==> build 15 <==
==> flow/design.v <==
module top(
    input logic clk,         
    input logic rst,         
    output logic RGB_R,      
    output logic RGB_G,      
    output logic RGB_B       
);
    localparam CLK_FREQ = 12_000_000;  
    localparam PWM_RESOLUTION = 8;   
    localparam PWM_MAX = (1 << PWM_RESOLUTION) - 1;   
    localparam PWM_CYCLES = 256;   
    localparam DEGREES_MAX = 360;
    localparam CYCLES_PER_DEGREE = CLK_FREQ / DEGREES_MAX;   
    typedef enum logic [1:0] {
        STATE_PWM_COUNT,
        STATE_DEGREE_COUNT,
        STATE_HSV_CALC,
        STATE_PWM_OUTPUT
    } state_t;
    logic [PWM_RESOLUTION-1:0] pwm_counter;
    logic [PWM_RESOLUTION-1:0] red_pwm_value, green_pwm_value, blue_pwm_value;
    logic [31:0] degree_counter;
    logic [8:0] current_degree;
    state_t current_state;
    state_t next_state;
    always_ff @(posedge clk) begin
        if (rst) current_state <= STATE_PWM_COUNT;
        else current_state <= next_state;
    end
    always_comb begin  
        case (current_state)
            STATE_PWM_COUNT: begin
                if (degree_counter == CYCLES_PER_DEGREE - 1) begin
                    next_state = STATE_DEGREE_COUNT;
                end else begin
                    next_state = STATE_PWM_COUNT;
                end
            end
            STATE_DEGREE_COUNT: begin
                next_state = STATE_HSV_CALC;
            end
            STATE_HSV_CALC: begin
                next_state = STATE_PWM_OUTPUT;
            end
            STATE_PWM_OUTPUT: begin
                next_state = STATE_PWM_COUNT;
            end
            default: begin
                next_state = STATE_PWM_COUNT;
            end
        endcase
    end
    always_ff @(posedge clk) begin
        if (rst) begin
            pwm_counter <= 0;
            degree_counter <= 0;
            current_degree <= 0;
            red_pwm_value <= 0;
            green_pwm_value <= 0;
            blue_pwm_value <= 0;
        end else
        case (current_state)
            STATE_PWM_COUNT: begin
                pwm_counter <= pwm_counter + 1;                
                if (degree_counter == CYCLES_PER_DEGREE - 1) begin
                    degree_counter <= 0;
                end else begin
                    degree_counter <= degree_counter + 1;
                end
            end
            STATE_DEGREE_COUNT: begin
                if (current_degree == DEGREES_MAX - 1) begin
                    current_degree <= 0;
                end else begin
                    current_degree <= current_degree + 1;
                end
            end
            STATE_HSV_CALC: begin
                if (current_degree < 60) begin
                    red_pwm_value <= PWM_MAX;
                end else if (current_degree < 120) begin
                    red_pwm_value <= PWM_MAX - ((current_degree - 60) * PWM_MAX / 60);
                end else if (current_degree < 240) begin
                    red_pwm_value <= 0;
                end else if (current_degree < 300) begin
                    red_pwm_value <= (current_degree - 240) * PWM_MAX / 60;
                end else begin
                    red_pwm_value <= PWM_MAX;
                end
                if (current_degree < 60) begin
                    green_pwm_value <= current_degree * PWM_MAX / 60;
                end else if (current_degree < 180) begin
                    green_pwm_value <= PWM_MAX;
                end else if (current_degree < 240) begin
                    green_pwm_value <= PWM_MAX - ((current_degree - 180) * PWM_MAX / 60);
                end else begin
                    green_pwm_value <= 0;
                end
                if (current_degree < 120) begin
                    blue_pwm_value <= 0;
                end else if (current_degree < 180) begin
                    blue_pwm_value <= (current_degree - 120) * PWM_MAX / 60;
                end else if (current_degree < 300) begin
                    blue_pwm_value <= PWM_MAX;
                end else begin
                    blue_pwm_value <= PWM_MAX - ((current_degree - 300) * PWM_MAX / 60);
                end
            end
            STATE_PWM_OUTPUT: begin
            end
        endcase
    end
    assign RGB_R = (pwm_counter > red_pwm_value) ? 1'b1 : 1'b0;
    assign RGB_G = (pwm_counter > green_pwm_value) ? 1'b1 : 1'b0;
    assign RGB_B = (pwm_counter > blue_pwm_value) ? 1'b1 : 1'b0;
endmodule
==> flow/run.sh <==
#!/bin/bash
# the make line also repeats each setting of config.mk as NAME=value (left out here)
make -C /OpenROAD-flow-scripts/flow DESIGN_CONFIG=/design/flow/config.mk WORK_HOME=/design/flow/orfs CLKGATE_MAP_FILE= finish
==> flow/config.mk <==
export PLATFORM = sky130hd
export DESIGN_NAME = top
export DESIGN_NICKNAME = top
export VERILOG_FILES = /design/flow/design.v
export SDC_FILE = /design/flow/constraint.sdc
export NUM_CORES = 4
export LEC_CHECK = 0
export CAP_MARGIN = 20
export CORE_ASPECT_RATIO = 0.53
export CORE_MARGIN = 2
export CORE_UTILIZATION = 18
export GPL_ROUTABILITY_DRIVEN = 1
export GPL_TIMING_DRIVEN = 0
export HOLD_SLACK_MARGIN = 0.27
export MAX_ROUTING_LAYER = met4
export SETUP_SLACK_MARGIN = 3.2
export SLEW_MARGIN = 20
export TNS_END_PERCENT = 20
==> flow/constraint.sdc <==
create_clock -name core_clock -period 23.7 [get_ports {clk}]
set_input_delay 4.7400 -clock core_clock [delete_from_list [all_inputs] [get_ports {clk}]]
set_output_delay 4.7400 -clock core_clock [all_outputs]
set_load 0.01 [all_outputs]
==> inputs of trial 28, as changes to build 15 <==
==> flow/config.mk (replaced) <==
export PLATFORM = sky130hd
export DESIGN_NAME = top
export DESIGN_NICKNAME = top
export VERILOG_FILES = /design/flow/design.v
export SDC_FILE = /design/flow/constraint.sdc
export NUM_CORES = 4
export LEC_CHECK = 0
export CAP_MARGIN = 20
export CORE_MARGIN = 2
export CORE_UTILIZATION = 72
export CTS_CLUSTER_DIAMETER = 391
export SLEW_MARGIN = 20
export TNS_END_PERCENT = 5
==> flow/constraint.sdc (replaced) <==
create_clock -name core_clock -period 10.6 [get_ports {clk}]
set_input_delay 2.1200 -clock core_clock [delete_from_list [all_inputs] [get_ports {clk}]]
set_output_delay 2.1200 -clock core_clock [all_outputs]
set_load 0.01 [all_outputs]
==> results <==
Result of the run: build 15 no timing/DRC/antenna violations; trial 28 finished with violations
Reasons for failing layout checks: build 15 -; trial 28 setup timing
First drt pass iteration count: build 15 6; trial 28 9
Tally of filler cells in the layout: build 15 12,130; trial 28 1,304
Cell internal pwr: build 15 0.0002221 W; trial 28 0.0004853 W
Average detailed-routed wire length per instance: build 15 17.50 um; trial 28 24.15 um
Total instance count after detailed placement: build 15 3,859; trial 28 2,999
Width of the die: build 15 458.5 um; trial 28 169.4 um
Vert. Die Dim: build 15 244.9 um; trial 28 169.4 um
Synthesis-to-finish area growth: build 15 11.22%; trial 28 19.93%
Register-to-Register Setup Slack: build 15 7930 ps; trial 28 -790 ps
Post-detailed-route via-to-cell ratio: build 15 4.551; trial 28 6.872
Combinational share of power: build 15 5.7%; trial 28 5.0%
Clk pwr share: build 15 49.1%; trial 28 51.3%
Final weighted congestion of routability-driven global placement: build 15 1.103; trial 28 1.098
Clk cell area share: build 15 1.376%; trial 28 1.318%
P_comb: build 15 0.0000167 W; trial 28 0.0000335 W
FP Rows: build 15 88; trial 28 60
Arrival @ worst endpoint: build 15 16,010 ps; trial 28 11,560 ps
Maximum ir drop on the vdd rail: build 15 25.40 uV; trial 28 71.45 uV
Met2 layer wire length in the routed design: build 15 20,400 um; trial 28 32,380 um

==> v33 <==
Starts from the design.v that is shown in full above.
Settings: LEC_CHECK=0, ABC_AREA=0, CAP_MARGIN=40, CELL_PAD_IN_SITES_DETAIL_PLACEMENT=0, CORE_ASPECT_RATIO=0.5, CORE_MARGIN=2, CORE_UTILIZATION=59, CTS_CLUSTER_DIAMETER=188, CTS_CLUSTER_SIZE=91, GPL_TIMING_DRIVEN=0, MAX_ROUTING_LAYER=met5, MIN_ROUTING_LAYER=met1, PLACE_DENSITY=0.62, SLEW_MARGIN=0, TNS_END_PERCENT=10; clock period 10.2 ns.
run.sh (not shown) runs the stock make flow with config.mk's settings and CLKGATE_MAP_FILE=.
==> v8: changes against v33 <==
- ABC_AREA: 0 -> not set
- CAP_MARGIN: 40 -> 20
- CELL_PAD_IN_SITES_DETAIL_PLACEMENT: 0 -> not set
- CORE_ASPECT_RATIO: 0.5 -> not set
- CORE_UTILIZATION: 59 -> 72
- CTS_CLUSTER_DIAMETER: 188 -> not set
- CTS_CLUSTER_SIZE: 91 -> not set
- GPL_TIMING_DRIVEN: 0 -> not set
- MAX_ROUTING_LAYER: met5 -> not set
- MIN_ROUTING_LAYER: met1 -> not set
- PLACE_DENSITY: 0.62 -> not set
- PLACE_DENSITY_LB_ADDON: not set -> 0.0
- SLEW_MARGIN: 0 -> 20
- TNS_END_PERCENT: 10 -> not set
==> flow/constraint.sdc (replaced) <==
create_clock -name core_clock -period 11.0 [get_ports {clk}]
set_input_delay 2.2000 -clock core_clock [delete_from_list [all_inputs] [get_ports {clk}]]
set_output_delay 2.2000 -clock core_clock [all_outputs]
set_load 0.01 [all_outputs]
==> qor.yml <==
relSlewSlack_pct: 24.3
dr.pass1.iters: 7
coreArea_mm2: 0.0269
setup_slack_ns: -0.158
setup-violations-final: 5
status: "complete, but fails checks"
so_faults: "negative setup slack"
the above is filed under v8

==> qor.yml <==
status: "complete, but fails checks"
so_faults: "negative setup slack"
tool_warnings: 65
setup-violations-final: 12
synth.logic.top_family: "adder cells"
setup_slack_ns: -1.02
comb-cell-share_pct: 75.6
hold_buffers: 0
comb_area_mm2: 0.0176
coreArea_mm2: 0.0330
relSlewSlack_pct: 31.5
drt.antenna.violating_nets: 0
the above is filed under v33


==> v5 <==
// top: RTL as listed in full above, without the edits since
Settings: LEC_CHECK=0, CAP_MARGIN=20, CORE_MARGIN=2, CORE_UTILIZATION=72, PLACE_DENSITY=0.39, SETUP_SLACK_MARGIN=2.36, SLEW_MARGIN=20; clock period 10.6 ns.
==> inputs of v37, as changes to v5 <==
--- a/flow/config.mk
+++ b/flow/config.mk
@@ -9,5 +9,6 @@
 export CORE_MARGIN = 2
-export CORE_UTILIZATION = 72
-export PLACE_DENSITY = 0.39
-export SETUP_SLACK_MARGIN = 2.36
+export CORE_UTILIZATION = 40
+export CTS_CLUSTER_DIAMETER = 180
+export CTS_CLUSTER_SIZE = 91
 export SLEW_MARGIN = 20
+export TNS_END_PERCENT = 15
==> flow/constraint.sdc (replaced) <==
create_clock -name core_clock -period 14.0 [get_ports {clk}]
set_input_delay 2.8000 -clock core_clock [delete_from_list [all_inputs] [get_ports {clk}]]
set_output_delay 2.8000 -clock core_clock [all_outputs]
set_load 0.01 [all_outputs]
==> inputs of v7, as changes to v5 <==
--- a/flow/config.mk
+++ b/flow/config.mk
@@ -9,5 +9,3 @@
 export CORE_MARGIN = 2
-export CORE_UTILIZATION = 72
-export PLACE_DENSITY = 0.39
-export SETUP_SLACK_MARGIN = 2.36
+export CORE_UTILIZATION = 29
 export SLEW_MARGIN = 20
==> flow/constraint.sdc (replaced) <==
create_clock -name core_clock -period 13.3 [get_ports {clk}]
set_input_delay 2.6600 -clock core_clock [delete_from_list [all_inputs] [get_ports {clk}]]
set_output_delay 2.6600 -clock core_clock [all_outputs]
set_load 0.01 [all_outputs]
==> inputs of v13, as changes to v5 <==
--- a/flow/config.mk
+++ b/flow/config.mk
@@ -10,4 +10,6 @@
 export CORE_UTILIZATION = 72
-export PLACE_DENSITY = 0.39
-export SETUP_SLACK_MARGIN = 2.36
+export CTS_CLUSTER_DIAMETER = 368
+export CTS_CLUSTER_SIZE = 36
+export PLACE_DENSITY = 0.78
+export SETUP_SLACK_MARGIN = -0.76
 export SLEW_MARGIN = 20
==> flow/constraint.sdc (replaced) <==
create_clock -name core_clock -period 11.2 [get_ports {clk}]
set_input_delay 2.2400 -clock core_clock [delete_from_list [all_inputs] [get_ports {clk}]]
set_output_delay 2.2400 -clock core_clock [all_outputs]
set_load 0.01 [all_outputs]
==> flow_results.xml <==
<?xml version="1.0" encoding="UTF-8"?>
<metrics>
  <group name="outcome">
    <metric name="outcome" unit="">complete, no violations</metric>
  </group>
  <group name="placement">
    <metric name="routabilityCongestion" unit="">0.938</metric>
    <metric name="dpl.cell_count" unit="">3263</metric>
    <metric name="detailed_place_hpwl" unit="um">46600</metric>
    <metric name="worst_case_setup_slack_after_placement" unit="ns">0.562</metric>
    <metric name="placedInstanceArea" unit="um2">20900</metric>
  </group>
  <group name="clock_network">
    <metric name="cts_post_setup_buffers_inserted" unit="">0</metric>
    <metric name="cells_resized_by_post_cts_repair" unit="">0</metric>
  </group>
  <group name="cells_and_area">
    <metric name="final.clkbuf_count" unit="">10</metric>
  </group>
  <group name="floorplanning">
    <metric name="chipArea" unit="um2">70000</metric>
    <metric name="die_y" unit="um">265</metric>
    <metric name="fp_util" unit="%">29.3</metric>
    <metric name="core_area" unit="um2">67200</metric>
    <metric name="std_cell_rows" unit="">95</metric>
  </group>
  <group name="grt">
    <metric name="met1_usage" unit="%">23.5</metric>
    <metric name="globalRouteOverflowTotal" unit="">0</metric>
    <metric name="met3_usage" unit="%">1.89</metric>
    <metric name="gr-usage-met2" unit="%">25.3</metric>
  </group>
  <group name="critical_path">
    <metric name="cpPeakStageDelay" unit="ns">0.72</metric>
  </group>
</metrics>
# the run above: v7

==> flow_results.xml <==
<?xml version="1.0" encoding="UTF-8"?>
<metrics>
  <group name="outcome">
    <metric name="outcome" unit="">complete, no violations</metric>
  </group>
  <group name="placement">
    <metric name="routabilityCongestion" unit="">0.985</metric>
    <metric name="worst_case_setup_slack_after_placement" unit="ns">0.747</metric>
    <metric name="placedInstanceArea" unit="um2">20500</metric>
    <metric name="dpl.cell_count" unit="">3043</metric>
  </group>
  <group name="clock_network">
    <metric name="cts_post_setup_buffers_inserted" unit="">0</metric>
  </group>
  <group name="cells_and_area">
    <metric name="final.clkbuf_count" unit="">10</metric>
  </group>
  <group name="floorplanning">
    <metric name="core_area" unit="um2">48700</metric>
    <metric name="fp_util" unit="%">40.4</metric>
    <metric name="die_y" unit="um">226</metric>
    <metric name="chipArea" unit="um2">51000</metric>
  </group>
  <group name="grt">
    <metric name="globalRouteOverflowTotal" unit="">0</metric>
  </group>
</metrics>
# the run above: v37

==> flow_results.xml <==
<?xml version="1.0" encoding="UTF-8"?>
<metrics>
  <group name="placement">
    <metric name="routabilityCongestion" unit="">1.08</metric>
    <metric name="detailed_place_hpwl" unit="um">53000</metric>
    <metric name="worst_case_setup_slack_after_placement" unit="ns">-0.418</metric>
    <metric name="placedInstanceArea" unit="um2">22400</metric>
  </group>
  <group name="floorplanning">
    <metric name="chipArea" unit="um2">28700</metric>
  </group>
  <group name="outcome">
    <metric name="failed_stage" unit="">global routing</metric>
    <metric name="outcome" unit="">did not finish</metric>
    <metric name="error_message" unit="">[ERROR GRT-0232] Routing congestion too high. Check the congestion heatmap in the GUI.</metric>
  </group>
  <group name="grt">
    <metric name="gr-usage-met2" unit="%">103</metric>
  </group>
  <group name="clock_network">
    <metric name="cells_resized_by_post_cts_repair" unit="">233</metric>
    <metric name="cts_post_setup_buffers_inserted" unit="">65</metric>
  </group>
</metrics>
# the run above: v5

==> flow_results.xml <==
<?xml version="1.0" encoding="UTF-8"?>
<metrics>
  <group name="outcome">
    <metric name="outcome" unit="">failed layout checks</metric>
    <metric name="failed_checks" unit="">negative setup slack</metric>
  </group>
  <group name="placement">
    <metric name="placedInstanceArea" unit="um2">20900</metric>
    <metric name="routabilityCongestion" unit="">1.04</metric>
  </group>
  <group name="final_timing">
    <metric name="fin_ws" unit="ns">-0.379</metric>
    <metric name="report.final.setup_viol" unit="">7</metric>
  </group>
  <group name="floorplanning">
    <metric name="fp_util" unit="%">73.3</metric>
  </group>
  <group name="grt">
    <metric name="globalRouteOverflowTotal" unit="">0</metric>
    <metric name="met1_usage" unit="%">53.2</metric>
  </group>
  <group name="cells_and_area">
    <metric name="final.clkbuf_count" unit="">9</metric>
  </group>
</metrics>
# the run above: v13

Power figures rest on the tool's default switching activity, not on a simulated workload.
